<file path="run.sh">
#!/bin/bash
# the make line also repeats each setting of config.mk as NAME=value (left out here)
make -C /OpenROAD-flow-scripts/flow DESIGN_CONFIG=/design/flow/config.mk WORK_HOME=/design/flow/orfs CLKGATE_MAP_FILE= finish
</file>
<file path="config.mk">
export PLATFORM = sky130hd
export DESIGN_NAME = cnn_layer1
export DESIGN_NICKNAME = cnn_layer1
export VERILOG_FILES = /design/flow/design.v
export SDC_FILE = /design/flow/constraint.sdc
export NUM_CORES = 4
export LEC_CHECK = 0
export CAP_MARGIN = 20
export CORE_MARGIN = 2
export CORE_UTILIZATION = 40
export SLEW_MARGIN = 20
</file>
<file path="constraint.sdc">
create_clock -name core_clock -period 7.37 [get_ports {clk}]
set_input_delay 1.4740 -clock core_clock [delete_from_list [all_inputs] [get_ports {clk}]]
set_output_delay 1.4740 -clock core_clock [all_outputs]
set_load 0.01 [all_outputs]
</file>
<file path="design.v">
`timescale 1ns / 1ps
module mac(
    input [15:0] in,
    input [15:0] w,
    input [15:0] b,
    output [15:0] out
    );
wire [15:0] d;
assign d = w * in;
assign out = d + b;
endmodule
`timescale 1ns / 1ps
module mux(
    input [15:0] A,
    input [15:0] B,
    input reset,
    input sel,
    output reg [15:0] out
    );
    always @(*) begin
        if(reset)
            out =0;
        else begin
            if(sel)
                out=A;
            else
                out=B;
        end
    end
endmodule
`timescale 1ns / 1ps
module register(
    input clk,
    input reset,
    input [15:0] in,
    output [15:0] out
    );
reg [15:0] data;
assign out[15:0] = data[15:0];
always @(posedge clk) begin
	if (reset) begin
		data[15:0] <= 16'b0000000000000000;
	end
	else begin
		data[15:0] <= in[15:0];
	end
end
endmodule
`timescale 1ns / 1ps
module shift_reg #(
    parameter pool=0,
    parameter M=28,
    parameter P=2,
    parameter K=3
)
(
  input clk,
  input reset,
  input [15:0] data_in,
  output [15:0] data_out
);
localparam D = (pool)?M-P+1:M-K;
reg [D-1:0] hr_0; reg [D-1:0] hr_1; reg [D-1:0] hr_2; reg [D-1:0] hr_3;
reg [D-1:0] hr_4; reg [D-1:0] hr_5; reg [D-1:0] hr_6; reg [D-1:0] hr_7;
reg [D-1:0] hr_8; reg [D-1:0] hr_9; reg [D-1:0] hr_10; reg [D-1:0] hr_11;
reg [D-1:0] hr_12; reg [D-1:0] hr_13; reg [D-1:0] hr_14; reg [D-1:0] hr_15;
always @ (posedge clk) begin
    if(reset) begin
        hr_0 [D-1:0] <= 0;
        hr_1 [D-1:0] <= 0;
        hr_2 [D-1:0] <= 0;
        hr_3 [D-1:0] <= 0;
        hr_4 [D-1:0] <= 0;
        hr_5 [D-1:0] <= 0;
        hr_6 [D-1:0] <= 0;
        hr_7 [D-1:0] <= 0;
        hr_8 [D-1:0] <= 0;
        hr_9 [D-1:0] <= 0;
        hr_10 [D-1:0] <=0;
        hr_11 [D-1:0] <= 0;
        hr_12 [D-1:0] <= 0;
        hr_13 [D-1:0] <= 0;
        hr_14 [D-1:0] <= 0;
        hr_15 [D-1:0] <= 0;
    end
    else begin
        hr_0 [D-1:0] <= {hr_0[D-2:0], data_in[0]};
        hr_1 [D-1:0] <= {hr_1[D-2:0], data_in[1]};
        hr_2 [D-1:0] <= {hr_2[D-2:0], data_in[2]};
        hr_3 [D-1:0] <= {hr_3[D-2:0], data_in[3]};
        hr_4 [D-1:0] <= {hr_4[D-2:0], data_in[4]};
        hr_5 [D-1:0] <= {hr_5[D-2:0], data_in[5]};
        hr_6 [D-1:0] <= {hr_6[D-2:0], data_in[6]};
        hr_7 [D-1:0] <= {hr_7[D-2:0], data_in[7]};
        hr_8 [D-1:0] <= {hr_8[D-2:0], data_in[8]};
        hr_9 [D-1:0] <= {hr_9[D-2:0], data_in[9]};
        hr_10 [D-1:0] <= {hr_10[D-2:0], data_in[10]};
        hr_11 [D-1:0] <= {hr_11[D-2:0], data_in[11]};
        hr_12 [D-1:0] <= {hr_12[D-2:0], data_in[12]};
        hr_13 [D-1:0] <= {hr_13[D-2:0], data_in[13]};
        hr_14 [D-1:0] <= {hr_14[D-2:0], data_in[14]};
        hr_15 [D-1:0] <= {hr_15[D-2:0], data_in[15]};
    end
end
assign data_out[0] = hr_0[D-1]; assign data_out[1] = hr_1[D-1];
assign data_out[2] = hr_2[D-1]; assign data_out[3] = hr_3[D-1];
assign data_out[4] = hr_4[D-1]; assign data_out[5] = hr_5[D-1];
assign data_out[6] = hr_6[D-1]; assign data_out[7] = hr_7[D-1];
assign data_out[8] = hr_8[D-1]; assign data_out[9] = hr_9[D-1];
assign data_out[10] = hr_10[D-1]; assign data_out[11] = hr_11[D-1];
assign data_out[12] = hr_12[D-1]; assign data_out[13] = hr_13[D-1];
assign data_out[14] = hr_14[D-1]; assign data_out[15] = hr_15[D-1];
endmodule
`timescale 1ns / 1ps
module max_data(
    input [15:0] A,
    input [15:0] B,
    output reg [15:0] Y
    );
    always @(*) begin
        if(A>B)
            Y = A;
        else
            Y = B;
    end
endmodule
`timescale 1ns / 1ps
module conv_final #(
	parameter N=28,
	parameter M=28,
	parameter K=3,
	parameter P=2,
	parameter P_stride=2,
	parameter K_stride=2,
	parameter pool=0
) (
    	input clk,
    	input reset,
    	input [15:0] pxl_in,
		input i_data_valid,
		input [(K*K*16)-1:0]i_kernel_data,
   		output [15:0] pxl_out,
		output reg o_data_valid
    );
	wire [15:0] reg_00,reg_01,reg_02,sr_0;
	wire[15:0] reg_10, reg_11,reg_12,sr_1;
	wire[15:0] reg_20, reg_21,reg_22;
	wire [15:0] wire_00; wire [15:0] wire_01; wire [15:0] wire_02;
	wire [15:0] wire_10; wire [15:0] wire_11; wire [15:0] wire_12;
	wire [15:0] wire_20; wire [15:0] wire_21; wire [15:0] wire_22;
	wire signed [15:0] kernel [(K*K)-1:0];
	genvar i;
	generate
		for(i=0;i<(K*K);i=i+1) begin
			assign kernel[i] = i_kernel_data[16*(i)+:16];
		end
	endgenerate
	wire sel_1,sel_2,sel_3;
	wire [15:0] out_1,out_2,out_3,out_4,out_5,out_6,out_7,out_8,out_9;
	mux M1 (.A(pxl_in),.B(16'd0),.reset(reset),.sel(sel_1),.out(out_1));
	mac mac_00(out_1, kernel[0], 16'd0, wire_00);
	register r_00(clk, reset, wire_00, reg_00); 
	mux M2 (.A(pxl_in),.B(16'd0),.reset(reset),.sel(sel_2),.out(out_2));
	mac mac_01(out_2, kernel[1], reg_00, wire_01); 
	register r_01(clk, reset, wire_01, reg_01); 
	mux M3 (.A(pxl_in),.B(16'd0),.reset(reset),.sel(sel_3),.out(out_3));
	mac mac_02(out_3, kernel[2], reg_01, wire_02); 
	register r_02(clk, reset, wire_02, reg_02); 
	shift_reg #(.pool(0),.M(M),.K(K),.P(P)) row_1(.clk(clk),.reset(reset), .data_in(reg_02), .data_out(sr_0));
	mux M4 (.A(pxl_in),.B(16'd0),.reset(reset),.sel(sel_1),.out(out_4));
	mac mac_10(out_4, kernel[3], sr_0, wire_10); 
	register r_10(clk, reset, wire_10, reg_10); 
	mux M5 (.A(pxl_in),.B(16'd0),.reset(reset),.sel(sel_2),.out(out_5));
	mac mac_11(out_5, kernel[4], reg_10, wire_11); 
	register r_11(clk, reset, wire_11, reg_11); 
	mux M6 (.A(pxl_in),.B(16'd0),.reset(reset),.sel(sel_3),.out(out_6));
	mac mac_12(out_6, kernel[5], reg_11, wire_12); 
	register r_12(clk, reset, wire_12, reg_12); 
	shift_reg #(.pool(0),.M(M),.K(K),.P(P)) row_2(.clk(clk),.reset(reset), .data_in(reg_12), .data_out(sr_1));
	mux M7 (.A(pxl_in),.B(16'd0),.reset(reset),.sel(sel_1),.out(out_7));
	mac mac_20(out_7, kernel[6], sr_1, wire_20); 
	register r_20(clk, reset, wire_20, reg_20); 
	mux M8 (.A(pxl_in),.B(16'd0),.reset(reset),.sel(sel_2),.out(out_8));
	mac mac_21(out_8, kernel[7], reg_20, wire_21); 
	register r_21(clk, reset, wire_21, reg_21); 
	mux M9 (.A(pxl_in),.B(16'd0),.reset(reset),.sel(sel_3),.out(out_9));
	mac mac_22(out_9, kernel[8], reg_21, wire_22); 
	register r_22(clk, reset, wire_22, reg_22); 
	assign pxl_out = reg_22;	
	reg [9:0] counter;
	reg [$clog2(M)-1:0] col;
	reg [$clog2(M*M)-1:0] count_valid;
	always @(posedge clk) begin
		if ((reset == 1) | (!i_data_valid)) begin
			counter <= 0;
			col <= 0;
		end else begin
			counter <= counter + 1;
			if (col == M-1)
				col <= 0;
			else
				col <= col + 1;
		end
	end
	always @(posedge clk) begin
		if(reset) begin
		    count_valid <= 0;
			o_data_valid <= 1'b0;
		end
		else begin
			if(o_data_valid) begin
				count_valid <= count_valid+1;
				if(count_valid == (M*M)-1) begin
				    o_data_valid <= 1'b0;
				    count_valid <= 0;
				end
			end
			else if (i_data_valid && (counter == ((M*(K-1))/2)+((K-1)/2))) begin
				o_data_valid <= 1'b1;
			end
		end
	end
	assign sel_1 = i_data_valid & (col != M-1);
	assign sel_2 = i_data_valid;
	assign sel_3 = i_data_valid & (col != 0);
endmodule
`timescale 1ns / 1ps
module max_pooling #(
    parameter N=28,
	parameter M=28,
	parameter K=3,
	parameter P=2,
	parameter P_stride=2,
	parameter K_stride=2,
	parameter pool=1
    ) (
        input clk,
        input reset,
        input [15:0] pixel_in,
        input i_data_valid,
        output [15:0] o_max_pooled_pixel,
        output o_data_valid
    );
    wire [15:0] wire_1,reg1,sr_out,wire_2,reg2;
    register R1 (.clk(clk),.reset(reset),.in(pixel_in),.out(reg1));
    max_data M1(.A(pixel_in),.B(reg1),.Y(wire_1));
    shift_reg #(.M(M),.K(K),.pool(pool),.P(P)) LD1 (.clk(clk),.reset(reset),.data_in(wire_1),.data_out(sr_out));
    max_data M2(.A(sr_out),.B(pixel_in),.Y(wire_2));
    register R2 (.clk(clk),.reset(reset),.in(wire_2),.out(reg2));
    max_data M3(.A(pixel_in),.B(reg2),.Y(o_max_pooled_pixel));
    reg [$clog2(M)-1:0] col;
    reg row_odd;
    always@(posedge clk) begin
        if(reset | !(i_data_valid)) begin
            col <= 0;
            row_odd <= 1'b0;
        end
        else begin
            if(col == M-1) begin
                col <= 0;
                row_odd <= ~row_odd;
            end
            else begin
                col <= col+1;
            end
        end
    end
    assign o_data_valid = i_data_valid & row_odd & col[0];
endmodule
`timescale 1ns / 1ps
module cnn_layer1 (
    input          clk,
    input          reset,
    input  [15:0]  pxl_in,
    input          i_data_valid,
    input  [143:0] i_kernel_data,
    output [15:0]  conv_out,
    output         conv_valid,
    output [15:0]  pool_out,
    output         pool_valid
);
    conv_final #(
        .N(28), .M(28), .K(3), .P(2), .P_stride(2), .K_stride(1), .pool(0)
    ) C1 (
        .clk(clk),
        .reset(reset),
        .pxl_in(pxl_in),
        .i_data_valid(i_data_valid),
        .i_kernel_data(i_kernel_data),
        .pxl_out(conv_out),
        .o_data_valid(conv_valid)
    );
    max_pooling #(
        .N(28), .M(28), .K(3), .P(2), .P_stride(2), .K_stride(1), .pool(1)
    ) MP1 (
        .clk(clk),
        .reset(reset),
        .pixel_in(conv_out),
        .i_data_valid(conv_valid),
        .o_max_pooled_pixel(pool_out),
        .o_data_valid(pool_valid)
    );
endmodule
</file>
==> results of run 1 <==
==> repair_timing <==
item	4_1_cts	5_1_grt
endpoints found under the setup margin	0	1
resized	0	1
hold buffers	0	0
==> routing by layer <==
| layer | vias to the layer above | share of wire, % | GRT usage [%] |
|---|---|---|---|
| met3 | 334 | 5.4 | 3.273 |
| met1 | 25440 | 44 | 27.33 |
| li1 | 24980 | - | - |
| met4 | 8 | 3.4 | 7.405 |
| met5 | - | 0.021 | 0 |
| met2 | 1272 | 47 | 34.17 |
==> through the flow <==
stage / TNS [ns] / area (µm²) / hold WS, ns
after floorplan: 0 / 79880 / 0.4138
after global placement: -8.139 / 87400 / 0.4148
after detailed placement: -10.46 / 87400 / 0.4204
after CTS: 0 / 92580 / 0.3857
after global routing: 0 / 92630 / 0.4002
final: 0 / 92640 / 0.3927
==> cell type report <==
cell class,count,area (µm²),area share (%)
inverters,1370,5142,5.551
repair buffers,657,5778,6.237
clock buffers,209,4204,4.538
flip-flops and latches,1440,28830,31.12
clock inverters,62,978.4,1.056
multi-input cells,4931,44350,47.87
diodes,15,37.54,0.04052
well taps,2656,3323,3.587
==> flow_summary.json, run 1 <==
{
  "run_status": "finished clean",
  "gp_congestion": 0.9224,
  "timing.rr.start": "C1.col[0]$_SDFF_PP0_",
  "critical_path_class": "input port to flop",
  "worstHoldStart": "C1.row_2.hr_15[16]$_SDFF_PP0_",
  "dp_hpwl_um": 156800,
  "wl_um": 205700,
  "pg_comb_mw": 6.20,
  "cp_top_family": "adder cells",
  "numSynthFlops": 1440,
  "p_leak_nw": 42.60,
  "clock_sinks": 1440,
  "hold_violations": 0,
  "drv_cap": 0,
  "seq_area_frac_synth_pct": 36.09,
  "p_clk_share_pct": 34.7,
  "internal_power_mw": 15.43,
  "pin_count": 197,
  "clk_pin_slew_ns": 0.06,
  "fillCellCount": 18860,
  "grtUsageTotal_pct": 20.67,
  "grt_antenna_before_repair": 35,
  "slew_viol_final": 0,
  "synth_area_um2": 79880,
  "period_used_pct": 96.38,
  "setup_viol_count_final": 0,
  "critPathMaxStageDelay_ns": 0.53,
  "synthDistinctLibCells": 72,
  "clockBufferDepth": 3,
  "switchingPower_mw": 6.815,
  "place_ws_ns": -0.6717,
  "synth_warnings": 7,
  "grt_pass1_wl_um": 324600,
  "ff2ff_setup_slack_ns": 0.52,
  "via_count": 52030,
  "yosys_cells": 8143,
  "cts_max_level": 4,
  "p_comb_share_pct": 27.9,
  "final_cells": 11340,
  "grt_pass1_vias": 55140,
  "final_util_pct": 46.54,
  "pwr-share-seq_pct": 37.4,
  "power_mw": 22.25,
  "powerClk_mw": 7.73,
  "clock_latency_ns": 0.81,
  "critPathMostFrequentCell": "fa_1",
  "rows": 164,
  "overflow": 0,
  "dp_cells": 11050,
  "setup.worst_path.start": "i_data_valid",
  "cts_tree": "done",
  "drt_first_pass_iters": 6,
  "compound_area_share_pct": 2.031,
  "syn_nets": 9657,
  "endpoint_kind": "flop",
  "cts_root_buf": "clkbuf_16",
  "ant_nets": 0,
  "cp-start-kind": "input port",
  "cts_setup_buffers": 0,
  "hold_class": "flop to flop",
  "seq_cell_power_mw": 8.32,
  "crit_fanout": 9,
  "yosys-top-cells-area": "dfxtp_1 36%, fa_1 21%, nor2b_1 10%, ha_1 8.1%, inv_1 6.4%",
  "vdd_drop_max_v": 0.0002114,
  "fa_ha_area_share_pct": 28.98,
  "critPathSlowestCell": "clkdlybuf4s50_1",
  "die_y_um": 450.9,
  "cts_buffers": 149,
  "io_buffers": 196,
  "initCoreUtil_pct": 40.13,
  "common_cells": "1440 x dfxtp_1, 1370 x inv_1, 1306 x nor2b_1",
  "holdPathStages": 1,
  "flop_cell": "dfxtp_1",
  "fin_ws_ns": 0.2667,
  "whs_endpoint": "C1.row_2.hr_15[17]$_SDFF_PP0_",
  "simple_gate_share_pct": 19.73,
  "chipArea_um2": 203300,
  "rr_endpoint": "C1.r_02.data[12]$_SDFF_PP0_",
  "r2r_cells": 23,
  "final_nets": 10060,
  "drt_iter0_drc": 3082,
  "power.share.switching_pct": 30.63,
  "fin_crit_ns": 7.103,
  "chipWidth_um": 450.9,
  "grt_max_degree": 240,
  "warnings": 42,
  "yosysTopAreaCellShare_pct": 36.09,
  "drc_errors": 0,
  "powerDensity_nw_per_um2": 240.1,
  "ys_area_um2": 79880,
  "critical_path_depth": 26,
  "routedWlPerCell_um": 18.14,
  "edf_count": 0,
  "max-slew-margin-rel_pct": 27.95,
  "synth.logic.top_family": "adder cells",
  "avgSynthCellArea_um2": 9.810,
  "xor_area_share_pct": 4.065,
  "worst-path-buf-inv": 8,
  "cp-endpoint": "C1.r_22.data[13]$_SDFF_PP0_",
  "worst_slew_pin_slew_ns": 1.081,
  "synthCells": 8143,
  "clock.fmax_mhz": 140.8,
  "clock_skew_ns": 0.07777,
  "crit_required_ns": 7.99,
  "maxPowerGroup": "sequential cells",
  "ys_async_sr_fraction_pct": 0,
  "crit_arrival_ns": 7.72,
  "syn_to_final_growth_pct": 15.97,
  "top_area_cell": "dfxtp_1",
  "rsz0062_at_grt": "no",
  "vias_per_cell": 4.588,
  "top_cell": "dfxtp_1",
  "core_um2": 199000,
  "mux_share_pct": 0.6531
}
==> run 2, diff against run 1 <==
- CORE_UTILIZATION: 40 -> 72
- CTS_CLUSTER_DIAMETER: unset -> 234
- CTS_CLUSTER_SIZE: unset -> 15
- PLACE_DENSITY: unset -> 0.86
- TNS_END_PERCENT: unset -> 5
- clock period: 7.37 -> 5.31 ns (I/O delays scaled with it)
==> flow_summary.json, run 2 <==
{
  "run_status": "did not finish",
  "stop_stage": "global routing (5_1_grt)",
  "avgSynthCellArea_um2": 9.810,
  "die_y_um": 337.1,
  "synthCells": 8143,
  "simple_gate_share_pct": 19.73,
  "fa_ha_area_share_pct": 28.98,
  "synthDistinctLibCells": 72,
  "clockBufferDepth": 3,
  "top_cell": "dfxtp_1",
  "core_um2": 110400,
  "io_buffers": 196,
  "common_cells": "1440 x dfxtp_1, 1370 x inv_1, 1306 x nor2b_1",
  "compound_area_share_pct": 2.031,
  "rows": 122,
  "yosysTopAreaCellShare_pct": 36.09,
  "dp_hpwl_um": 162900,
  "numSynthFlops": 1440,
  "top_area_cell": "dfxtp_1",
  "flop_cell": "dfxtp_1",
  "mux_share_pct": 0.6531,
  "chipWidth_um": 337.1,
  "place_area_um2": 89020,
  "initCoreUtil_pct": 72.38,
  "ys_area_um2": 79880,
  "cts_root_buf": "clkbuf_16",
  "ys_async_sr_fraction_pct": 0,
  "xor_area_share_pct": 4.065,
  "gp_congestion": 1.007,
  "yosys_cells": 8143,
  "chipArea_um2": 113600,
  "synth_warnings": 7,
  "place_ws_ns": -2.282,
  "cts_buffers": 105,
  "pin_count": 197,
  "cts_max_level": 3,
  "yosys-top-cells-area": "dfxtp_1 36%, fa_1 21%, nor2b_1 10%, ha_1 8.1%, inv_1 6.4%",
  "syn_nets": 9657,
  "synth_area_um2": 79880,
  "clock_sinks": 1440,
  "seq_area_frac_synth_pct": 36.09,
  "synth.logic.top_family": "adder cells",
  "edf_count": 0
}
-- run 2: stage by stage --
stage / utilization, % / hold slack, ns / std cells / total power [mW]
after floorplan: - / 0.4138 / 8143 / 17.23
after global placement: 80.66 / 0.4157 / 10180 / 20.61
after detailed placement: 80.66 / 0.4204 / 10180 / 20.92
after CTS: 83.97 / 0.4036 / 10320 / 28.84
-- run 2: timing repair --
action | CTS
endpoints found under the setup margin | 92
resized | 156
cloned | 3
endpoints found under the hold margin | 0
buffers inserted | 25
pin swaps | 60
hold buffers | 0
==> run 3, diff against run 2 <==
- CAP_MARGIN: 20 -> 25
- CELL_PAD_IN_SITES_GLOBAL_PLACEMENT: unset -> 1
- CORE_MARGIN: 2 -> 5
- CORE_UTILIZATION: 72 -> 40
- CTS_CLUSTER_DIAMETER: 234 -> unset
- CTS_CLUSTER_SIZE: 15 -> unset
- GPL_ROUTABILITY_DRIVEN: unset -> 0
- HOLD_SLACK_MARGIN: unset -> 0.09
- MIN_ROUTING_LAYER: unset -> met2
- PLACE_DENSITY: 0.86 -> unset
- SETUP_SLACK_MARGIN: unset -> 2.35
- SLEW_MARGIN: 20 -> 35
- clock period: 5.31 -> 8.0 ns (I/O delays scaled with it)
==> flow_summary.json, run 3 <==
{
  "routedWlPerCell_um": 19.03,
  "regArea_um2": 28830,
  "rsz0062_at_grt": "yes",
  "top_area_cell": "dfxtp_1",
  "drt_iter0_drc": 8416,
  "crit_arrival_ns": 7.30,
  "initCoreUtil_pct": 40.09,
  "p_leak_nw": 42.23,
  "max-slew-margin-rel_pct": 38.35,
  "avgSynthCellArea_um2": 9.810,
  "switchingPower_mw": 6.651,
  "cts_buffers": 153,
  "overflow": 0,
  "r2r_cells": 26,
  "clock.fmax_mhz": 150.8,
  "synth_warnings": 7,
  "synthCells": 8143,
  "final_cell_area_um2": 93120,
  "internal_power_mw": 14.19,
  "place_area_um2": 86740,
  "clock_skew_ns": 0.06845,
  "cts_root_buf": "clkbuf_16",
  "rows": 164,
  "crit_required_ns": 8.67,
  "whs_endpoint": "MP1.LD1.hr_6[5]$_SDFF_PP0_",
  "logic_area_um2": 45190,
  "yosysTopAreaCellShare_pct": 36.09,
  "mux_share_pct": 0.6531,
  "syn_nets": 9657,
  "cp-endpoint": "C1.r_12.data[14]$_SDFF_PP0_",
  "cts_max_level": 4,
  "dp_hpwl_um": 150300,
  "timing.rr.start": "C1.col[0]$_SDFF_PP0_",
  "xor_area_share_pct": 4.065,
  "worst-path-buf-inv": 11,
  "power.share.switching_pct": 31.91,
  "compound_area_share_pct": 2.031,
  "period_used_pct": 82.91,
  "yosys-top-cells-area": "dfxtp_1 36%, fa_1 21%, nor2b_1 10%, ha_1 8.1%, inv_1 6.4%",
  "vdd_drop_max_v": 0.0001752,
  "common_cells": "1440 x dfxtp_1, 1370 x inv_1, 1306 x nor2b_1",
  "drc_errors": 0,
  "ff2ff_setup_slack_ns": 1.64,
  "final_nets": 9953,
  "clk_pin_slew_ns": 0.06,
  "endpoint_kind": "flop",
  "cts_hold_buf": 0,
  "flop_cell": "dfxtp_1",
  "yosys_cells": 8143,
  "seq_area_frac_synth_pct": 36.09,
  "pwr-share-seq_pct": 37.1,
  "grt_antenna_before_repair": 6,
  "slew_viol_final": 0,
  "clock_latency_ns": 0.82,
  "critPathMaxStageDelay_ns": 0.59,
  "powerDensity_nw_per_um2": 223.8,
  "p_comb_share_pct": 29.1,
  "critical_path_class": "input port to flop",
  "pg_comb_mw": 6.07,
  "top_cell": "dfxtp_1",
  "clock_sinks": 1440,
  "critical_path_depth": 26,
  "holdPathStages": 1,
  "hold_violations": 0,
  "maxPowerGroup": "sequential cells",
  "chipWidth_um": 456.9,
  "fin_crit_ns": 6.633,
  "ys_area_um2": 79880,
  "critPathSlowestCell": "fa_2",
  "drv_cap": 0,
  "synthDistinctLibCells": 72,
  "rr_endpoint": "C1.r_12.data[14]$_SDFF_PP0_",
  "edf_count": 0,
  "numSynthFlops": 1440,
  "ant_nets": 0,
  "grt_pass1_vias": 82530,
  "vias_per_cell": 6.285,
  "setup_viol_count_final": 0,
  "syn_to_final_growth_pct": 16.57,
  "final_util_pct": 46.74,
  "drt_first_pass_iters": 12,
  "core_um2": 199200,
  "fa_ha_area_share_pct": 28.98,
  "grt_max_degree": 224,
  "io_buffers": 196,
  "crit_fanout": 7,
  "setup.worst_path.start": "i_data_valid",
  "die_y_um": 456.9,
  "grtUsageTotal_pct": 30.63,
  "setup_tns_ns": 0,
  "cp_top_family": "adder cells",
  "synth_area_um2": 79880,
  "clockBufferDepth": 3,
  "simple_gate_share_pct": 19.73,
  "chipArea_um2": 208700,
  "hold_class": "flop to flop",
  "wl_um": 214100,
  "p_clk_share_pct": 33.8,
  "via_count": 70720,
  "cts_tree": "done",
  "power_mw": 20.84,
  "run_status": "finished clean",
  "pin_count": 197,
  "grt_pass1_wl_um": 329400,
  "worstHoldStart": "MP1.LD1.hr_6[4]$_SDFF_PP0_",
  "cp-start-kind": "input port",
  "ys_async_sr_fraction_pct": 0,
  "worst_slew_pin_slew_ns": 0.9219,
  "warnings": 60,
  "powerClk_mw": 7.04,
  "seq_cell_power_mw": 7.73,
  "fillCellCount": 19120,
  "synth.logic.top_family": "adder cells"
}
[run 3: stage by stage]
| step | setup WS (ns) | hold WS [ns] | cells |
|---|---|---|---|
| after floorplan | 1.151 | 0.4138 | 8143 |
| after global placement | 0.09437 | 0.4151 | 10890 |
| after detailed placement | 0.1381 | 0.4204 | 10890 |
| after CTS | 1.501 | 0.3888 | 11180 |
| after global routing | 1.234 | 0.4022 | 11210 |
| final | 1.367 | 0.3953 | 11250 |
[run 3: layout make-up]
cell class,instances,area share (%)
clock inverter,51,0.7712
sequential,1440,30.96
antenna,47,0.1263
inverter,1370,5.522
tap,2656,3.569
timing repair buffer,543,5.831
clock buffer,215,4.695
multi-input combinational,4931,48.53
[run 3: timing repair]
item                                    4_1_cts  5_1_grt
cloned                                        2        4
resized                                      52      122
pin swaps                                    27       76
endpoints found under the setup margin      108      103
setup buffers                                29       18
[run 3: routing by layer]
layer  track usage (%)  wire length (µm)
met5             11.18              2107
met4             6.508             16940
met3             43.21             89020
met2             34.56            106100
met1                 -                 0
==> run 4, diff against run 3 <==
- CAP_MARGIN: 25 -> 20
- CELL_PAD_IN_SITES_GLOBAL_PLACEMENT: 1 -> unset
- CORE_MARGIN: 5 -> 2
- CORE_UTILIZATION: 40 -> 26
- GPL_ROUTABILITY_DRIVEN: 0 -> unset
- HOLD_SLACK_MARGIN: 0.09 -> unset
- MIN_ROUTING_LAYER: met2 -> unset
- SETUP_SLACK_MARGIN: 2.35 -> unset
- SLEW_MARGIN: 35 -> 20
- TNS_END_PERCENT: 5 -> unset
- clock period: 8.0 -> 10.2 ns (I/O delays scaled with it)
==> flow_summary.json, run 4 <==
{
  "run_status": "finished clean",
  "worstHoldStart": "MP1.LD1.hr_4[16]$_SDFF_PP0_",
  "common_cells": "1440 x dfxtp_1, 1370 x inv_1, 1306 x nor2b_1",
  "wl_met1_um": 83140,
  "switchingPower_mw": 4.715,
  "internal_power_mw": 10.63,
  "pg_comb_mw": 4.08,
  "power.share.switching_pct": 30.73,
  "powerDensity_nw_per_um2": 169.0,
  "wl_met2_um": 92740,
  "chipWidth_um": 558.3,
  "synth.logic.top_family": "adder cells",
  "routedWlPerCell_um": 15.98,
  "via_count": 50580,
  "clk_pin_slew_ns": 0.07,
  "cts_root_buf": "clkbuf_16",
  "rr_endpoint": "C1.r_00.data[15]$_SDFF_PP0_",
  "pin_count": 197,
  "r2r_cells": 24,
  "endpoint_kind": "flop",
  "mux_share_pct": 0.6531,
  "syn_to_final_growth_pct": 13.60,
  "drc_errors": 0,
  "crit_arrival_ns": 9.25,
  "dp_hpwl_um": 145800,
  "gp_congestion": 0.8849,
  "vdd_drop_max_v": 0.0001139,
  "hold_violations": 0,
  "whs_endpoint": "MP1.LD1.hr_4[17]$_SDFF_PP0_",
  "critPathMaxStageDelay_ns": 0.66,
  "top_layer": "met5",
  "edf_count": 0,
  "top_cell": "dfxtp_1",
  "avgSynthCellArea_um2": 9.810,
  "clock_latency_ns": 0.79,
  "grt_pass1_vias": 51640,
  "synth_area_um2": 79880,
  "route.met3.wl_um": 13080,
  "slew_viol_final": 0,
  "grt_pass1_wl_um": 307700,
  "cp-start-kind": "input port",
  "ctsResizeCount": 0,
  "synth_warnings": 7,
  "critical_path_depth": 24,
  "yosys-top-cells-area": "dfxtp_1 36%, fa_1 21%, nor2b_1 10%, ha_1 8.1%, inv_1 6.4%",
  "core_um2": 305800,
  "setup.worst_path.start": "i_data_valid",
  "cp_top_family": "adder cells",
  "initCoreUtil_pct": 26.12,
  "die_y_um": 558.3,
  "final_cell_area_um2": 90750,
  "crit_fanout": 24,
  "ant_nets": 0,
  "drt_first_pass_iters": 7,
  "cts_max_level": 4,
  "setup_tns_ns": 0,
  "rows": 203,
  "warnings": 39,
  "powerClk_mw": 5.22,
  "top_area_cell": "dfxtp_1",
  "timing.rr.start": "C1.col[0]$_SDFF_PP0_",
  "critPathSlowestCell": "and2_1",
  "fa_ha_area_share_pct": 28.98,
  "compound_area_share_pct": 2.031,
  "yosys_cells": 8143,
  "regArea_um2": 28830,
  "rsz0062_at_grt": "no",
  "grt_max_degree": 235,
  "numSynthFlops": 1440,
  "power_mw": 15.34,
  "grt_antenna_before_repair": 40,
  "flop_cell": "dfxtp_1",
  "setup_viol_count_final": 0,
  "final_nets": 9683,
  "crit_chain": "clkdlybuf4s50_1, buf_4, nor2b_4, buf_4, and2_1, nor2b_2, buf_4, nand2_1, fa_1, inv_1, fa_1, inv_1, fa_1, fa_1, fa_1, fa_1, xnor2_1, xnor2_1, xnor2_1, xnor2_1, a21oi_1, nor3_1, o21ai_1, nor3b_1",
  "ys_async_sr_fraction_pct": 0,
  "critical_path_class": "input port to flop",
  "cts_hold_buf": 0,
  "cts_tree": "done",
  "seq_area_frac_synth_pct": 36.09,
  "simple_gate_share_pct": 19.73,
  "crit_required_ns": 10.80,
  "maxPowerGroup": "sequential cells",
  "logic_area_um2": 44350,
  "wl_um": 198000,
  "finalHoldWorstSlack_ns": 0.3790,
  "p_comb_share_pct": 26.6,
  "io_buffers": 196,
  "p_leak_nw": 40.36,
  "fin_crit_ns": 8.649,
  "drv_cap": 0,
  "max-slew-margin-rel_pct": 29.76,
  "clock_skew_ns": 0.07604,
  "pwr-share-seq_pct": 39.4,
  "chipArea_um2": 311700,
  "yosysTopAreaCellShare_pct": 36.09,
  "critPathMostFrequentCell": "fa_1",
  "holdPathStages": 1,
  "clock.fmax_mhz": 115.6,
  "place_area_um2": 86020,
  "clockBufferDepth": 4,
  "cp-endpoint": "C1.r_22.data[15]$_SDFF_PP0_",
  "clock_sinks": 1440,
  "ys_area_um2": 79880,
  "seq_cell_power_mw": 6.04,
  "vias_per_cell": 4.082,
  "worst_slew_pin_slew_ns": 1.049,
  "p_clk_share_pct": 34.0,
  "period_used_pct": 84.79,
  "ff2ff_setup_slack_ns": 3.10,
  "hold_class": "flop to flop",
  "cts_buffers": 146,
  "xor_area_share_pct": 4.065,
  "synthCells": 8143,
  "syn_nets": 9657,
  "fillCellCount": 31940,
  "cts_setup_buffers": 0,
  "synthDistinctLibCells": 72,
  "overflow": 0,
  "grtUsageTotal_pct": 12.81,
  "drt_iter0_drc": 3266,
  "worst-path-buf-inv": 6
}
## run 4: cell type report
type	instances	area share, %
Multi-Input combinational cell	4931	48.87
Sequential cell	1440	31.77
Inverter	1370	5.667
Tap cell	4100	5.653
Clock buffer	199	4.558
Timing Repair Buffer	280	2.857
Clock inverter	45	0.5542
Antenna cell	26	0.07169
## run 4: metrics by stage
step	utilization, %	std cells	setup slack [ns]
2_1_floorplan	-	8143	2.305
3_3_place_gp	28.13	12120	0.9800
6_report	29.68	12390	1.551
5_1_grt	29.67	12380	1.248
4_1_cts	29.65	12360	1.673
3_5_place_dp	28.13	12120	0.8856
## run 4: metal layers
metal / GRT usage (%) / vias up
met4: 5.745 / 18
met5: 0 / -
met1: 16.31 / 24520
li1: - / 24210
met3: 2.077 / 392
met2: 21.26 / 1440
==> run 5, diff against run 4 <==
- ABC_AREA: unset -> 1
- CORE_UTILIZATION: 26 -> 72
- CTS_CLUSTER_DIAMETER: unset -> 371
- CTS_CLUSTER_SIZE: unset -> 36
- PLACE_DENSITY: unset -> 0.65
- SETUP_SLACK_MARGIN: unset -> 0.88
- clock period: 10.2 -> 5.57 ns (I/O delays scaled with it)
==> flow_summary.json, run 5 <==
{
  "mux_share_pct": 0,
  "chipArea_um2": 116400,
  "initCoreUtil_pct": 72.64,
  "synth_area_um2": 81830,
  "clockBufferDepth": 3,
  "top_cell": "inv_1",
  "overflow": 88,
  "synth_warnings": 7,
  "avgSynthCellArea_um2": 8.053,
  "clock_sinks": 1440,
  "yosys_cells": 10160,
  "run_status": "did not finish",
  "chipWidth_um": 341.1,
  "synth.logic.top_family": "adder cells",
  "grtUsageTotal_pct": 72.49,
  "rows": 123,
  "die_y_um": 341.1,
  "simple_gate_share_pct": 16.14,
  "syn_nets": 11680,
  "numSynthFlops": 1440,
  "common_cells": "3004 x inv_1, 1874 x nor2_1, 1440 x dfxtp_1",
  "flop_cell": "dfxtp_1",
  "core_um2": 112700,
  "compound_area_share_pct": 3.350,
  "pin_count": 197,
  "xor_area_share_pct": 1.581,
  "ys_area_um2": 81830,
  "cts_max_level": 2,
  "ys_async_sr_fraction_pct": 0,
  "top_area_cell": "dfxtp_1",
  "cts_hold_buf": 0,
  "synthDistinctLibCells": 48,
  "tool.error": "[ERROR GRT-0232] Routing congestion too high. Check the congestion heatmap in the GUI.",
  "stop_stage": "global routing (5_1_grt)",
  "cts_buffers": 45,
  "edf_count": 0,
  "yosysTopAreaCellShare_pct": 35.23,
  "io_buffers": 196,
  "yosys-top-cells-area": "dfxtp_1 35%, fa_1 20%, inv_1 14%, nor2_1 8.6%, ha_1 7.9%",
  "synthCells": 10160,
  "gp_congestion": 1.008,
  "seq_area_frac_synth_pct": 35.23,
  "fa_ha_area_share_pct": 28.29,
  "cts_root_buf": "clkbuf_16",
  "dp_hpwl_um": 195400
}
[run 5: routing by layer]
layer	overflow	global-route usage (%)
met5	2	36.93
met4	25	65.86
met3	23	57.43
met2	29	88.76
met1	9	74.20
[run 5: timing repair]
item | 4_1_cts
gates resized | 569
setup buffers | 156
pin swaps | 333
endpoints found under the hold margin | 0
endpoints found under the setup margin | 251
gates cloned | 5
[run 5: stage by stage]
stage / area [µm²] / total power, mW / setup WS, ns / std cells
2_1_floorplan: 83920 / 16.50 / -0.6316 / 10160
3_3_place_gp: 92950 / 19.74 / -1.565 / 12380
3_5_place_dp: 92950 / 20.20 / -1.796 / 12380
4_1_cts: 97480 / 25.74 / -0.6002 / 12590
==> run 6, diff against run 5 <==
- ABC_AREA: 1 -> unset
- CAP_MARGIN: 20 -> 5
- CORE_UTILIZATION: 72 -> 70
- CTS_CLUSTER_DIAMETER: 371 -> 95
- CTS_CLUSTER_SIZE: 36 -> unset
- PLACE_DENSITY: 0.65 -> unset
- SETUP_SLACK_MARGIN: 0.88 -> unset
- clock period: 5.57 -> 5.31 ns (I/O delays scaled with it)
==> flow_summary.json, run 6 <==
{
  "cp_top_family": "adder cells",
  "switchingPower_mw": 11.10,
  "grt_pass1_vias": 64360,
  "vias_per_cell": 5.572,
  "overflow": 0,
  "initCoreUtil_pct": 70.81,
  "top_cell": "dfxtp_1",
  "synth.logic.top_family": "adder cells",
  "slew_viol_final": 0,
  "synth_area_um2": 79880,
  "internal_power_mw": 22.22,
  "seq_cell_power_mw": 11.6,
  "setup_viol_count_final": 70,
  "edf_count": 0,
  "hold_violations": 0,
  "cp-start-kind": "flop",
  "pg_comb_mw": 11.0,
  "worst_slew_pin_slew_ns": 1.218,
  "worst-path-buf-inv": 12,
  "cts_hold_buf": 0,
  "critPathSlowestCell": "fa_1",
  "clockBufferDepth": 3,
  "whs_endpoint": "MP1.LD1.hr_0[2]$_SDFF_PP0_",
  "via_count": 58650,
  "fa_ha_area_share_pct": 28.98,
  "holdPathStages": 1,
  "drt_iter0_drc": 5184,
  "worstHoldStart": "MP1.LD1.hr_0[1]$_SDFF_PP0_",
  "syn_nets": 9657,
  "dp_hpwl_um": 155500,
  "power.share.switching_pct": 33.32,
  "xor_area_share_pct": 4.065,
  "cts_root_buf": "clkbuf_16",
  "powerDensity_nw_per_um2": 343.6,
  "grt_pass1_wl_um": 365400,
  "critPathMostFrequentCell": "fa_1",
  "seq_area_frac_synth_pct": 36.09,
  "period_used_pct": 120.5,
  "run_status": "finished with violations",
  "max-slew-margin-rel_pct": 18.81,
  "critical_path_class": "flop to flop",
  "clock.fmax_mhz": 156.3,
  "clock_latency_ns": 0.80,
  "grt_max_degree": 266,
  "pwr-share-seq_pct": 34.9,
  "flop_cell": "dfxtp_1",
  "critPathMaxStageDelay_ns": 0.51,
  "maxPowerGroup": "sequential cells",
  "r2r_cells": 28,
  "final_cells": 10530,
  "synth_warnings": 7,
  "numSynthFlops": 1440,
  "so.violations": "setup timing",
  "warnings": 46,
  "drt_first_pass_iters": 6,
  "p_clk_share_pct": 32.0,
  "fillCellCount": 5464,
  "setup.worst_path.start": "C1.col[0]$_SDFF_PP0_",
  "drv_cap": 0,
  "top_area_cell": "dfxtp_1",
  "clock_sinks": 1440,
  "hold_class": "flop to flop",
  "core_um2": 112800,
  "logic_area_um2": 46820,
  "chipArea_um2": 116800,
  "chipWidth_um": 341.8,
  "grtUsageTotal_pct": 41.31,
  "gp_congestion": 0.9967,
  "vdd_drop_max_v": 0.0004613,
  "die_y_um": 341.8,
  "pin_count": 197,
  "io_buffers": 196,
  "endpoint_kind": "flop",
  "crit_required_ns": 5.92,
  "routedWlPerCell_um": 22.98,
  "final_nets": 10420,
  "crit_arrival_ns": 7.01,
  "regArea_um2": 28830,
  "cts_tree": "done",
  "rr_endpoint": "C1.r_02.data[13]$_SDFF_PP0_",
  "dp_cells": 10160,
  "power_mw": 33.32,
  "common_cells": "1440 x dfxtp_1, 1370 x inv_1, 1306 x nor2b_1",
  "drc_errors": 0,
  "final_cell_area_um2": 96970,
  "powerClk_mw": 10.7,
  "rows": 123,
  "avgSynthCellArea_um2": 9.810,
  "mux_share_pct": 0.6531,
  "simple_gate_share_pct": 19.73,
  "synthCells": 8143,
  "yosysTopAreaCellShare_pct": 36.09,
  "p_leak_nw": 44.70,
  "fin_ws_ns": -1.089,
  "ant_nets": 0,
  "ys_area_um2": 79880,
  "critical_path_depth": 28,
  "rsz0062_at_grt": "yes",
  "cp-endpoint": "C1.r_02.data[13]$_SDFF_PP0_",
  "synthDistinctLibCells": 72,
  "clk_pin_slew_ns": 0.07,
  "place_area_um2": 89270,
  "timing.rr.start": "C1.col[0]$_SDFF_PP0_",
  "grt_antenna_before_repair": 23,
  "yosys-top-cells-area": "dfxtp_1 36%, fa_1 21%, nor2b_1 10%, ha_1 8.1%, inv_1 6.4%",
  "p_comb_share_pct": 33.1,
  "compound_area_share_pct": 2.031,
  "cts_buffers": 137,
  "syn_to_final_growth_pct": 21.39,
  "wl_um": 241900,
  "cts_max_level": 4,
  "fin_crit_ns": 6.399,
  "ys_async_sr_fraction_pct": 0,
  "crit_fanout": 7,
  "yosys_cells": 8143,
  "clock_skew_ns": 0.07318,
  "ff2ff_setup_slack_ns": -1.09
}
[run 6: what timing repair did]
action	in CTS	in global routing
gates cloned	6	1
endpoints found under the setup margin	91	80
setup buffers	93	29
resized	302	208
pin swaps	172	184
endpoints found under the hold margin	0	0
[run 6: through the flow]
stage	util, %	TNS, ns	setup WS, ns	hold slack, ns
finish	85.96	-36.15	-1.089	0.3991
global route	85.96	-47.42	-1.185	0.4085
CTS	85.16	-28.98	-0.8731	0.3950
detailed placement	79.13	-142.05	-2.044	0.4204
global placement	79.13	-132.23	-1.965	0.4155
floorplan	-	-38.68	-1.000	0.4138
[run 6: final cells by class]
cell class | count | area share, %
clock inverter | 55 | 0.9987
sequential | 1440 | 29.73
inverter | 1370 | 5.308
tap | 1500 | 1.935
multi-input combinational | 4933 | 48.28
clock buffer | 192 | 4.048
antenna | 9 | 0.02322
timing repair buffer | 1026 | 9.679
[run 6: routing by layer]
layer  global-route usage [%]  part of all wire, %
met1                    50.33                   36
met2                    67.22                   47
met3                    11.18                   10
met4                    21.87                  6.2
met5                        0                0.087
==> run 7, diff against run 6 <==
- CAP_MARGIN: 5 -> 25
- CORE_MARGIN: 2 -> 4
- CORE_UTILIZATION: 70 -> 40
- CTS_CLUSTER_DIAMETER: 95 -> unset
- HOLD_SLACK_MARGIN: unset -> 0.09
- SETUP_SLACK_MARGIN: unset -> 2.35
- SLEW_MARGIN: 20 -> 35
- TNS_END_PERCENT: unset -> 5
- clock period: 5.31 -> 8.0 ns (I/O delays scaled with it)
==> flow_summary.json, run 7 <==
{
  "clock_latency_ns": 0.81,
  "worst-path-buf-inv": 6,
  "hold_violations": 0,
  "fillCellCount": 18570,
  "cts_tree": "done",
  "endpoint_kind": "flop",
  "cts_root_buf": "clkbuf_16",
  "run_status": "finished clean",
  "drv_cap": 0,
  "routedWlPerCell_um": 18.32,
  "crit_required_ns": 8.64,
  "yosys_cells": 8143,
  "p_comb_share_pct": 27.8,
  "io_buffers": 196,
  "synthCells": 8143,
  "switchingPower_mw": 6.294,
  "setup.worst_path.start": "pxl_in[5]",
  "critPathMostFrequentCell": "fa_1",
  "final_nets": 9863,
  "finalHoldWorstSlack_ns": 0.3893,
  "critPathSlowestCell": "fa_1",
  "simple_gate_share_pct": 19.73,
  "rows": 163,
  "synth_warnings": 7,
  "clockBufferDepth": 3,
  "maxPowerGroup": "sequential cells",
  "vias_per_cell": 4.666,
  "chipArea_um2": 206900,
  "warnings": 53,
  "avgSynthCellArea_um2": 9.810,
  "seq_area_frac_synth_pct": 36.09,
  "critical_path_class": "input port to flop",
  "cts_max_level": 4,
  "yosys-top-cells-area": "dfxtp_1 36%, fa_1 21%, nor2b_1 10%, ha_1 8.1%, inv_1 6.4%",
  "clock_skew_ns": 0.05956,
  "numSynthFlops": 1440,
  "pwr-share-seq_pct": 38.1,
  "p_leak_nw": 41.84,
  "rr_endpoint": "C1.r_10.data[15]$_SDFF_PP0_",
  "fa_ha_area_share_pct": 28.98,
  "xor_area_share_pct": 4.065,
  "core_um2": 198000,
  "syn_nets": 9657,
  "powerClk_mw": 6.85,
  "die_y_um": 454.9,
  "top_area_cell": "dfxtp_1",
  "synth_area_um2": 79880,
  "vdd_drop_max_v": 0.0001896,
  "cts_hold_buf": 0,
  "ff2ff_setup_slack_ns": 1.79,
  "worst_slew_pin_slew_ns": 0.8372,
  "via_count": 51910,
  "grt_max_degree": 208,
  "seq_cell_power_mw": 7.68,
  "drc_errors": 0,
  "gp_congestion": 0.9144,
  "critPathMaxStageDelay_ns": 0.58,
  "pin_count": 197,
  "ys_async_sr_fraction_pct": 0,
  "rsz0062_at_grt": "yes",
  "internal_power_mw": 13.83,
  "crit_arrival_ns": 7.08,
  "grtUsageTotal_pct": 20.02,
  "edf_count": 0,
  "mux_share_pct": 0.6531,
  "clk_pin_slew_ns": 0.06,
  "cp-endpoint": "C1.r_22.data[14]$_SDFF_PP0_",
  "overflow": 0,
  "max-slew-margin-rel_pct": 44.19,
  "initCoreUtil_pct": 40.34,
  "synthDistinctLibCells": 72,
  "worstHoldStart": "MP1.LD1.hr_3[16]$_SDFF_PP0_",
  "timing.rr.start": "C1.col[0]$_SDFF_PP0_",
  "grt_pass1_wl_um": 318600,
  "dp_hpwl_um": 147000,
  "final_util_pct": 46.58,
  "power.share.switching_pct": 31.27,
  "whs_endpoint": "MP1.LD1.hr_3[17]$_SDFF_PP0_",
  "syn_to_final_growth_pct": 15.47,
  "hold_class": "flop to flop",
  "grt_antenna_before_repair": 54,
  "p_clk_share_pct": 34.0,
  "slew_viol_final": 0,
  "wl_um": 203800,
  "grt_pass1_vias": 54480,
  "cp_top_family": "adder cells",
  "period_used_pct": 80.51,
  "r2r_cells": 26,
  "ant_nets": 0,
  "compound_area_share_pct": 2.031,
  "synth.logic.top_family": "adder cells",
  "powerDensity_nw_per_um2": 218.2,
  "drt_iter0_drc": 3048,
  "crit_chain": "clkdlybuf4s15_2, and3b_2, nor2b_2, buf_12, and2_1, fa_1, inv_1, fa_1, fa_1, fa_1, inv_1, fa_1, inv_1, fa_1, inv_1, ha_4, and3_1, a221oi_2, a21oi_1, xnor2_1, nor2_1",
  "clock_sinks": 1440,
  "clock.fmax_mhz": 155.3,
  "fin_crit_ns": 6.440,
  "power_mw": 20.13,
  "ys_area_um2": 79880,
  "cts_buffers": 145,
  "holdPathStages": 1,
  "top_cell": "dfxtp_1",
  "crit_fanout": 30,
  "flop_cell": "dfxtp_1",
  "chipWidth_um": 454.9,
  "pg_comb_mw": 5.60,
  "yosysTopAreaCellShare_pct": 36.09,
  "critical_path_depth": 21,
  "cp-start-kind": "input port",
  "common_cells": "1440 x dfxtp_1, 1370 x inv_1, 1306 x nor2b_1",
  "drt_first_pass_iters": 6,
  "setup_viol_count_final": 0
}
run 7: cell type report:
cell class	instances	area (µm²)	area share, %
Inverter	1370	5142	5.575
Clock inverter	52	830.8	0.9007
Multi-Input combinational cell	4933	45070	48.86
Clock buffer	203	4136	4.484
Tap cell	2640	3303	3.581
Timing Repair Buffer	459	4861	5.270
Sequential cell	1440	28830	31.25
Antenna cell	29	72.57	0.07868
run 7: per-stage QoR:
stage / std cells / cell area (µm²) / worst slack, ns / setup TNS, ns
final: 11130 / 92240 / 1.560 / 0
after detailed placement: 10760 / 85710 / -0.2303 / -0.3446
after floorplan: 8143 / 80560 / 1.151 / 0
after global routing: 11120 / 92230 / 1.420 / 0
after CTS: 11090 / 91930 / 1.619 / 0
after global placement: 10760 / 85660 / -0.2530 / -0.3127
run 7: repair_timing:
action,CTS,global route
resized,165,38
setup buffers,61,8
pin swaps,49,17
setup endpoints to repair,107,92
cloned,10,1
run 7: layer usage:
| layer | wire (µm) | up-vias | global-route usage [%] |
|---|---|---|---|
| li1 | - | 24600 | - |
| met1 | 88390 | 25510 | 26.40 |
| met2 | 93280 | 1394 | 32.01 |
| met3 | 11700 | 402 | 3.064 |
| met4 | 10410 | 8 | 10.19 |
| met5 | 60 | - | 0 |
==> run 8, diff against run 7 <==
- CAP_MARGIN: 25 -> 5
- CORE_MARGIN: 4 -> 2
- CORE_UTILIZATION: 40 -> 72
- CTS_CLUSTER_DIAMETER: unset -> 30
- CTS_CLUSTER_SIZE: unset -> 62
- HOLD_SLACK_MARGIN: 0.09 -> unset
- PLACE_DENSITY_LB_ADDON: unset -> 0.18
- SETUP_SLACK_MARGIN: 2.35 -> 1.18
- SLEW_MARGIN: 35 -> 20
- clock period: 8.0 -> 4.1 ns (I/O delays scaled with it)
==> flow_summary.json, run 8 <==
{
  "edf_count": 0,
  "yosysTopAreaCellShare_pct": 36.09,
  "top_area_cell": "dfxtp_1",
  "ys_area_um2": 79880,
  "pin_count": 197,
  "synthDistinctLibCells": 72,
  "stop_stage": "global routing (5_1_grt)",
  "syn_nets": 9657,
  "ys_async_sr_fraction_pct": 0,
  "cts_root_buf": "clkbuf_16",
  "yosys-top-cells-area": "dfxtp_1 36%, fa_1 21%, nor2b_1 10%, ha_1 8.1%, inv_1 6.4%",
  "core_um2": 110400,
  "seq_area_frac_synth_pct": 36.09,
  "grtUsageTotal_pct": 71.87,
  "synth_area_um2": 79880,
  "synth_warnings": 7,
  "initCoreUtil_pct": 72.38,
  "top_cell": "dfxtp_1",
  "run_status": "did not finish",
  "simple_gate_share_pct": 19.73,
  "tool.error": "[ERROR GRT-0232] Routing congestion too high. Check the congestion heatmap in the GUI.",
  "die_y_um": 337.1,
  "mux_share_pct": 0.6531,
  "cts_buffers": 213,
  "cts_max_level": 4,
  "compound_area_share_pct": 2.031,
  "synth.logic.top_family": "adder cells",
  "numSynthFlops": 1440,
  "avgSynthCellArea_um2": 9.810,
  "chipArea_um2": 113600,
  "clockBufferDepth": 3,
  "rows": 122,
  "fa_ha_area_share_pct": 28.98,
  "chipWidth_um": 337.1,
  "flop_cell": "dfxtp_1",
  "io_buffers": 196,
  "gp_congestion": 1.017,
  "xor_area_share_pct": 4.065,
  "clock_sinks": 1440,
  "overflow": 339,
  "dp_hpwl_um": 153400,
  "synthCells": 8143,
  "yosys_cells": 8143,
  "common_cells": "1440 x dfxtp_1, 1370 x inv_1, 1306 x nor2b_1"
}
## run 8: metal layers
metal	GRT overflow	GRT usage [%]
met1	31	73.25
met2	155	88.84
met3	37	55.96
met5	5	36.17
met4	111	65.91
## run 8: per-stage QoR
step                hold slack, ns  cells  cell area, µm²  worst slack, ns
CTS                         0.3358  10620           98470           -2.231
detailed placement          0.4204  10150           88540           -2.985
global placement            0.4148  10150           88540           -2.926
floorplan                   0.4138   8143           80590           -1.969
## run 8: repair_timing
item | 4_1_cts
setup buffers | 72
pin swaps | 196
setup endpoints to repair | 559
hold buffers | 0
cloned | 4
gates resized | 425
endpoints found under the hold margin | 0
==> run 9, diff against run 8 <==
- ABC_AREA: unset -> 1
- CAP_MARGIN: 5 -> 25
- CELL_PAD_IN_SITES_DETAIL_PLACEMENT: unset -> 1
- CELL_PAD_IN_SITES_GLOBAL_PLACEMENT: unset -> 3
- CORE_MARGIN: 2 -> 9
- CORE_UTILIZATION: 72 -> 46
- CTS_CLUSTER_DIAMETER: 30 -> unset
- CTS_CLUSTER_SIZE: 62 -> 23
- GPL_ROUTABILITY_DRIVEN: unset -> 0
- GPL_TIMING_DRIVEN: unset -> 1
- MIN_ROUTING_LAYER: unset -> met2
- PLACE_DENSITY: unset -> 0.92
- PLACE_DENSITY_LB_ADDON: 0.18 -> unset
- SETUP_SLACK_MARGIN: 1.18 -> 1.19
- TNS_END_PERCENT: 5 -> unset
- clock period: 4.1 -> 8.0 ns (I/O delays scaled with it)
==> flow_summary.json, run 9 <==
{
  "run_status": "finished clean",
  "drt_first_pass_iters": 10,
  "grt_pass1_vias": 100000,
  "critical_path_class": "input port to flop",
  "overflow": 0,
  "core_um2": 176500,
  "hold_violations": 0,
  "syn_to_final_growth_pct": 16.45,
  "grt_antenna_before_repair": 4,
  "chipWidth_um": 439.8,
  "cp-endpoint": "C1.r_11.data[15]$_SDFF_PP0_",
  "power_mw": 21.01,
  "synth.logic.top_family": "adder cells",
  "flop_cell": "dfxtp_1",
  "synthDistinctLibCells": 48,
  "top_area_cell": "dfxtp_1",
  "synthCells": 10160,
  "worst_slew_pin_slew_ns": 1.042,
  "critPathMaxStageDelay_ns": 0.84,
  "drt_iter0_drc": 12250,
  "worstHoldStart": "C1.row_2.hr_3[1]$_SDFF_PP0_",
  "pin_count": 197,
  "dp_hpwl_um": 184700,
  "period_used_pct": 84.34,
  "crit_required_ns": 8.75,
  "common_cells": "3004 x inv_1, 1874 x nor2_1, 1440 x dfxtp_1",
  "setup_tns_ns": 0,
  "top_cell": "inv_1",
  "ff2ff_setup_slack_ns": 1.56,
  "avgSynthCellArea_um2": 8.053,
  "warnings": 48,
  "setup.worst_path.start": "i_kernel_data[66]",
  "cp-start-kind": "input port",
  "cts_hold_buf": 0,
  "finalHoldWorstSlack_ns": 0.3741,
  "yosys_cells": 10160,
  "yosys-top-cells-area": "dfxtp_1 35%, fa_1 20%, inv_1 14%, nor2_1 8.6%, ha_1 7.9%",
  "cts_buffers": 150,
  "endpoint_kind": "flop",
  "slew_viol_final": 0,
  "worst-path-buf-inv": 8,
  "crit_fanout": 10,
  "cts_tree": "done",
  "drc_errors": 0,
  "powerDensity_nw_per_um2": 220.5,
  "timing.rr.start": "C1.col[0]$_SDFF_PP0_",
  "crit_chain": "clkdlybuf4s50_1, inv_2, nor2_1, fa_1, fa_1, inv_1, fa_1, inv_1, fa_1, inv_1, fa_1, inv_1, fa_2, ha_1, nand2_1, nor2_1, inv_1, nor4_2, a21oi_1, buf_4, nand3_1, nand2_1, nor2_1",
  "vias_per_cell": 6.488,
  "seq_cell_power_mw": 7.72,
  "synth_area_um2": 81830,
  "powerClk_mw": 7.29,
  "fa_ha_area_share_pct": 28.29,
  "p_comb_share_pct": 28.6,
  "critPathSlowestCell": "clkdlybuf4s50_1",
  "edf_count": 0,
  "via_count": 84920,
  "clock_sinks": 1440,
  "clock.fmax_mhz": 148.2,
  "p_clk_share_pct": 34.7,
  "critical_path_depth": 23,
  "clk_pin_slew_ns": 0.06,
  "holdPathStages": 2,
  "ys_async_sr_fraction_pct": 0,
  "r2r_cells": 27,
  "power.share.switching_pct": 33.40,
  "pwr-share-seq_pct": 36.8,
  "ant_nets": 0,
  "grt_max_degree": 208,
  "fin_crit_ns": 6.747,
  "simple_gate_share_pct": 16.14,
  "xor_area_share_pct": 1.581,
  "cp_top_family": "adder cells",
  "clock_latency_ns": 0.88,
  "p_leak_nw": 44.33,
  "clock_skew_ns": 0.09430,
  "internal_power_mw": 13.99,
  "switchingPower_mw": 7.018,
  "io_buffers": 196,
  "rows": 154,
  "maxPowerGroup": "sequential cells",
  "initCoreUtil_pct": 46.36,
  "whs_endpoint": "C1.row_2.hr_3[2]$_SDFF_PP0_",
  "final_nets": 12110,
  "yosysTopAreaCellShare_pct": 35.23,
  "die_y_um": 439.8,
  "mux_share_pct": 0,
  "rr_endpoint": "C1.r_12.data[15]$_SDFF_PP0_",
  "synth_warnings": 7,
  "syn_nets": 11680,
  "vdd_drop_max_v": 0.0001994,
  "pg_comb_mw": 6.00,
  "cts_max_level": 4,
  "max-slew-margin-rel_pct": 30.53,
  "chipArea_um2": 193400,
  "setup_viol_count_final": 0,
  "clockBufferDepth": 3,
  "compound_area_share_pct": 3.350,
  "numSynthFlops": 1440,
  "drv_cap": 0,
  "grtUsageTotal_pct": 38.49,
  "hold_class": "flop to flop",
  "grt_pass1_wl_um": 385600,
  "ys_area_um2": 81830,
  "seq_area_frac_synth_pct": 35.23,
  "cts_root_buf": "clkbuf_16",
  "routedWlPerCell_um": 19.18,
  "rsz0062_at_grt": "yes",
  "crit_arrival_ns": 7.50,
  "wl_um": 251100
}
-- run 9: through the flow --
| stage | cells | setup slack (ns) | utilization [%] | area [µm²] |
|---|---|---|---|---|
| 2_1_floorplan | 10160 | 1.145 | - | 81990 |
| 3_3_place_gp | 12710 | 0.1787 | 50.08 | 88380 |
| 3_5_place_dp | 12710 | 0.007683 | 50.08 | 88380 |
| 4_1_cts | 13000 | 1.116 | 53.24 | 93960 |
| 5_1_grt | 13050 | 1.099 | 53.94 | 95200 |
| 6_report | 13090 | 1.253 | 53.99 | 95290 |
-- run 9: repair_timing --
item,CTS,global route
pin swaps,21,65
gates resized,52,148
endpoints found under the setup margin,36,51
cloned,2,9
buffers inserted,17,40
-- run 9: final cells by class --
cell class              instances  area (µm²)
clock buffers                 205        4230
repair inverters                1       6.256
flip-flops and latches       1440       28830
inverters                    3025       11390
well taps                    2340        2928
fillers                     21110       81210
clock inverters                65       979.7
repair buffers                599        5811
diodes                         40       100.1
multi-input cells            5374       41020
-- run 9: layer usage --
metal | track usage (%) | vias up | routed length [µm]
met2 | 45.25 | 21780 | 126600
li1 | - | 29540 | -
met4 | 9.817 | 114 | 24620
met1 | - | 31220 | 0
met3 | 50.24 | 2261 | 96160
met5 | 18.38 | - | 3722
==> run 10, diff against run 9 <==
- ABC_AREA: 1 -> unset
- CAP_MARGIN: 25 -> 20
- CELL_PAD_IN_SITES_DETAIL_PLACEMENT: 1 -> unset
- CELL_PAD_IN_SITES_GLOBAL_PLACEMENT: 3 -> unset
- CORE_MARGIN: 9 -> 2
- CORE_UTILIZATION: 46 -> 70
- CTS_CLUSTER_SIZE: 23 -> 14
- GPL_ROUTABILITY_DRIVEN: 0 -> unset
- GPL_TIMING_DRIVEN: 1 -> unset
- MIN_ROUTING_LAYER: met2 -> unset
- PLACE_DENSITY: 0.92 -> unset
- SETUP_SLACK_MARGIN: 1.19 -> unset
- clock period: 8.0 -> 6.15 ns (I/O delays scaled with it)
==> flow_summary.json, run 10 <==
{
  "initCoreUtil_pct": 70.81,
  "io_buffers": 196,
  "numSynthFlops": 1440,
  "clock_sinks": 1440,
  "gp_congestion": 0.9931,
  "fa_ha_area_share_pct": 28.98,
  "edf_count": 0,
  "mux_share_pct": 0.6531,
  "place_area_um2": 88590,
  "clockBufferDepth": 3,
  "yosys_cells": 8143,
  "ys_area_um2": 79880,
  "yosysTopAreaCellShare_pct": 36.09,
  "compound_area_share_pct": 2.031,
  "top_area_cell": "dfxtp_1",
  "avgSynthCellArea_um2": 9.810,
  "syn_nets": 9657,
  "flop_cell": "dfxtp_1",
  "chipWidth_um": 341.8,
  "pin_count": 197,
  "die_y_um": 341.8,
  "run_status": "did not finish",
  "chipArea_um2": 116800,
  "xor_area_share_pct": 4.065,
  "synthCells": 8143,
  "synth_area_um2": 79880,
  "simple_gate_share_pct": 19.73,
  "core_um2": 112800,
  "synth_warnings": 7,
  "dp_hpwl_um": 153800,
  "ys_async_sr_fraction_pct": 0,
  "cts_max_level": 4,
  "rows": 123,
  "seq_area_frac_synth_pct": 36.09,
  "synth.logic.top_family": "adder cells",
  "common_cells": "1440 x dfxtp_1, 1370 x inv_1, 1306 x nor2b_1",
  "yosys-top-cells-area": "dfxtp_1 36%, fa_1 21%, nor2b_1 10%, ha_1 8.1%, inv_1 6.4%",
  "stop_stage": "global routing (5_1_grt)",
  "top_cell": "dfxtp_1",
  "cts_buffers": 137,
  "cts_root_buf": "clkbuf_16",
  "synthDistinctLibCells": 72
}
## run 10: through the flow
step | TNS (ns) | setup slack (ns) | instances
after CTS | -0.04879 | -0.02055 | 10360
after detailed placement | -79.81 | -1.425 | 10100
after floorplan | -4.783 | -0.3283 | 8143
after global placement | -70.61 | -1.299 | 10100
## run 10: repair_timing
action,CTS
resized,72
gates cloned,4
endpoints found under the setup margin,60
pin swaps,29
setup buffers,21
endpoints found under the hold margin,0
hold buffers,0
==> run 11, diff against run 10 <==
- CORE_UTILIZATION: 70 -> 61
- CTS_CLUSTER_SIZE: 14 -> unset
- clock period: 6.15 -> 5.45 ns (I/O delays scaled with it)
==> flow_summary.json, run 11 <==
{
  "run_status": "finished with violations",
  "so.violations": "setup timing",
  "vias_per_cell": 5.076,
  "initCoreUtil_pct": 61.54,
  "slew_viol_final": 0,
  "whs_endpoint": "C1.row_1.hr_6[14]$_SDFF_PP0_",
  "cts_buffers": 141,
  "core_um2": 129800,
  "overflow": 0,
  "grt_pass1_vias": 57880,
  "mux_share_pct": 0.6531,
  "synthCells": 8143,
  "clock_latency_ns": 0.79,
  "powerClk_mw": 10.0,
  "wl_um": 203400,
  "yosys_cells": 8143,
  "crit_arrival_ns": 6.67,
  "final_cell_area_um2": 98160,
  "via_count": 54810,
  "dp_hpwl_um": 149200,
  "cts_root_buf": "clkbuf_16",
  "setup.worst_path.start": "C1.col[0]$_SDFF_PP0_",
  "clk_pin_slew_ns": 0.06,
  "powerDensity_nw_per_um2": 324.1,
  "internal_power_mw": 21.78,
  "grt_max_degree": 121,
  "fa_ha_area_share_pct": 28.98,
  "synth_area_um2": 79880,
  "flop_cell": "dfxtp_1",
  "pin_count": 197,
  "clock_skew_ns": 0.07100,
  "clock_sinks": 1440,
  "cts_tree": "done",
  "setup_viol_count_final": 54,
  "critPathMostFrequentCell": "fa_1",
  "fin_ws_ns": -0.5599,
  "holdPathStages": 1,
  "critical_path_depth": 26,
  "rows": 132,
  "drt_first_pass_iters": 6,
  "synth.logic.top_family": "adder cells",
  "io_buffers": 196,
  "worst-path-buf-inv": 8,
  "rsz0062_at_grt": "yes",
  "p_leak_nw": 45.00,
  "syn_to_final_growth_pct": 22.88,
  "drt_iter0_drc": 3879,
  "common_cells": "1440 x dfxtp_1, 1370 x inv_1, 1306 x nor2b_1",
  "routedWlPerCell_um": 18.84,
  "warnings": 58,
  "edf_count": 0,
  "seq_area_frac_synth_pct": 36.09,
  "ys_async_sr_fraction_pct": 0,
  "xor_area_share_pct": 4.065,
  "ys_area_um2": 79880,
  "power.share.switching_pct": 31.55,
  "chipArea_um2": 133900,
  "yosysTopAreaCellShare_pct": 36.09,
  "drv_cap": 0,
  "period_used_pct": 110.3,
  "clockBufferDepth": 3,
  "fin_crit_ns": 6.010,
  "critical_path_class": "flop to flop",
  "cts_max_level": 4,
  "vdd_drop_max_v": 0.0003641,
  "critPathMaxStageDelay_ns": 0.58,
  "pg_comb_mw": 10.5,
  "ff2ff_setup_slack_ns": -0.56,
  "crit_required_ns": 6.11,
  "seq_cell_power_mw": 11.3,
  "grtUsageTotal_pct": 30.82,
  "timing.rr.start": "C1.col[0]$_SDFF_PP0_",
  "synth_warnings": 7,
  "avgSynthCellArea_um2": 9.810,
  "yosys-top-cells-area": "dfxtp_1 36%, fa_1 21%, nor2b_1 10%, ha_1 8.1%, inv_1 6.4%",
  "grt_pass1_wl_um": 320900,
  "critPathSlowestCell": "fa_1",
  "compound_area_share_pct": 2.031,
  "worstHoldStart": "C1.row_1.hr_6[13]$_SDFF_PP0_",
  "top_cell": "dfxtp_1",
  "switchingPower_mw": 10.04,
  "hold_violations": 0,
  "syn_nets": 9657,
  "pwr-share-seq_pct": 35.4,
  "cp-start-kind": "flop",
  "worst_slew_pin_slew_ns": 1.071,
  "drc_errors": 0,
  "final_nets": 10450,
  "synthDistinctLibCells": 72,
  "maxPowerGroup": "sequential cells",
  "r2r_cells": 26,
  "hold_class": "flop to flop",
  "finalHoldWorstSlack_ns": 0.3830,
  "clock.fmax_mhz": 166.4,
  "endpoint_kind": "flop",
  "p_comb_share_pct": 33.0,
  "chipWidth_um": 365.9,
  "p_clk_share_pct": 31.5,
  "die_y_um": 365.9,
  "ant_nets": 0,
  "place_area_um2": 89540,
  "cp_top_family": "adder cells",
  "simple_gate_share_pct": 19.73,
  "gp_congestion": 0.9871,
  "crit_fanout": 8,
  "grt_antenna_before_repair": 19,
  "top_area_cell": "dfxtp_1",
  "max-slew-margin-rel_pct": 28.49,
  "rr_endpoint": "C1.r_10.data[15]$_SDFF_PP0_",
  "cp-endpoint": "C1.r_10.data[15]$_SDFF_PP0_",
  "numSynthFlops": 1440
}
run 11: timing repair:
item                                    CTS  global route
endpoints found under the setup margin   93            69
pin swaps                               261           216
gates cloned                              9             2
hold buffers                              0             0
buffers inserted                        105            39
gates resized                           403           251
run 11: per-stage QoR:
| step | instances | util (%) | setup WS [ns] | power [mW] | TNS [ns] |
|---|---|---|---|---|---|
| after floorplan | 8143 | - | -0.8880 | 17.07 | -31.18 |
| after global placement | 10400 | 68.98 | -1.895 | 20.42 | -143.27 |
| after detailed placement | 10400 | 68.98 | -2.001 | 20.53 | -147.91 |
| after CTS | 10770 | 74.76 | -0.5298 | 31.33 | -15.40 |
| after global routing | 10800 | 75.61 | -0.7412 | 33.44 | -26.75 |
| final | 10800 | 75.62 | -0.5599 | 31.81 | -17.14 |
run 11: final cells by class:
cell class,instances,area (µm²)
Multi-Input combinational cell,4933,47090
Inverter,1370,5147
Sequential cell,1440,28830
Clock inverter,64,953.4
Clock buffer,193,4014
Tap cell,1742,2180
Antenna cell,7,17.52
Fill cell,9027,31650
Timing Repair Buffer,1048,9928
run 11: routing by layer:
layer  track usage (%)  share of wire (%)  up-vias
met5                 0              0.042        -
met2             47.91                 45     1869
met1             42.48                 43    26750
met4             11.41                3.8       14
li1                  -                  -    25750
met3             6.672                8.4      423
Power and IR drop assume default switching activity.
